==> v18: inputs <==
==> flow/design.v <==
module alu #(parameter DATA_WIDTH = 32, OP = 3)
(
    input wire start,
    input wire clk,
    input wire reset_n,
    input wire [DATA_WIDTH - 1 : 0] A,
    input wire [DATA_WIDTH - 1 : 0] B,
    input wire [OP - 1 : 0] op,
    output reg [DATA_WIDTH - 1 : 0] result,
    output reg done
);
  localparam AND = 3'b000;   
  localparam OR  = 3'b001;   
  localparam ADD = 3'b010;   
  localparam NOP = 3'b011;   
  localparam SUB = 3'b100;   
  localparam MUL = 3'b101;   
  localparam SLT = 3'b110;   
  reg done_reg;
  reg [DATA_WIDTH - 1 : 0] result_reg;
  always @(posedge clk or negedge reset_n) begin
    if (!reset_n) begin
      result_reg <= 32'h00000000;
    end
    else begin
      if(start) begin
        case (op)
          AND: result_reg <=  A & B;
          OR : result_reg <=  A | B;
          ADD: result_reg <=  A + B;
          SUB: result_reg <=  A - B;
          MUL: result_reg <=  A * B;
          SLT: result_reg <= (A < B) ? 32'b1 : 32'b0;
          default: result_reg <= 32'h00000000;
        endcase
      end
    end
  end
  always @(posedge clk or negedge reset_n) begin
    if(!reset_n) begin
      done_reg <= 1'b0;
    end
    else begin
      if(start && (op != NOP)) begin
        done_reg <= 1'b1;
      end
      else begin
        done_reg <= 1'b0;
      end
    end
  end
  always @(posedge clk or negedge reset_n) begin
    if (!reset_n) begin
      done <= 1'b0;
    end
    else begin
      done <= done_reg;
    end
  end
  always @(posedge clk or negedge reset_n) begin
    if (!reset_n) begin
      result <= 32'h00000000;
    end
    else begin
      result <= result_reg;
    end
  end
endmodule
==> flow/run.sh <==
#!/bin/bash
# the make line also repeats each setting of config.mk as NAME=value (left out here)
make -C /OpenROAD-flow-scripts/flow DESIGN_CONFIG=/design/flow/config.mk WORK_HOME=/design/flow/orfs CLKGATE_MAP_FILE= finish
==> flow/config.mk <==
export PLATFORM = sky130hd
export DESIGN_NAME = alu
export DESIGN_NICKNAME = alu
export VERILOG_FILES = /design/flow/design.v
export SDC_FILE = /design/flow/constraint.sdc
export NUM_CORES = 4
export LEC_CHECK = 0
export ABC_AREA = 0
export CAP_MARGIN = 20
export CORE_ASPECT_RATIO = 0.96
export CORE_MARGIN = 2
export CORE_UTILIZATION = 72
export CTS_CLUSTER_SIZE = 29
export PLACE_DENSITY = 0.67
export SETUP_SLACK_MARGIN = 3.14
export SLEW_MARGIN = 10
==> flow/constraint.sdc <==
create_clock -name core_clock -period 12.4 [get_ports {clk}]
set_input_delay 2.4800 -clock core_clock [delete_from_list [all_inputs] [get_ports {clk}]]
set_output_delay 2.4800 -clock core_clock [all_outputs]
set_load 0.01 [all_outputs]
==> v7: changes against v18 <==
--- a/flow/config.mk
+++ b/flow/config.mk
@@ -11,6 +11,8 @@
 export CORE_MARGIN = 2
-export CORE_UTILIZATION = 72
+export CORE_UTILIZATION = 65
 export CTS_CLUSTER_SIZE = 29
-export PLACE_DENSITY = 0.67
-export SETUP_SLACK_MARGIN = 3.14
+export HOLD_SLACK_MARGIN = -0.02
+export MAX_ROUTING_LAYER = met4
+export PLACE_DENSITY = 0.6
+export SETUP_SLACK_MARGIN = 2.1
 export SLEW_MARGIN = 10
==> flow/constraint.sdc (replaced) <==
create_clock -name core_clock -period 7.68 [get_ports {clk}]
set_input_delay 1.5360 -clock core_clock [delete_from_list [all_inputs] [get_ports {clk}]]
set_output_delay 1.5360 -clock core_clock [all_outputs]
set_load 0.01 [all_outputs]
==> summary of the runs <==
- v18 stopped in global routing (5_1_grt). v7 aborted during global routing (5_1_grt).
- Between v18 and v7, the lower die area is in v18 (gap about 10%, measured against v7).
- In area after synthesis, v18 and v7 do not differ.
- Synthesized cell count is the same in v18 and v7.
==> figures <==
metric                                                                   v18                        v7
Run status                                            stopped before the end    stopped before the end
Failing step                                        global routing (5_1_grt)  global routing (5_1_grt)
Number of placed cells counting well taps                               3017                      3379
Number of buffers added for setup after CTS                              111                       102
Area inside the core boundary                                     30000 um^2                33100 um^2
Setup Slack @ Placement                                              1.22 ns                  -1.33 ns
Post-DP HPWL                                                         65.2 mm                   72.5 mm
GP Congestion                                                           1.10                      1.09
Cell Area, Placed                                                 23300 um^2                26200 um^2
Number of instances resized during post-cts repair                       284                       569
Row Count                                                                 62                        65
Die span in x                                                         182 um                    192 um
Die y size                                                            175 um                    184 um
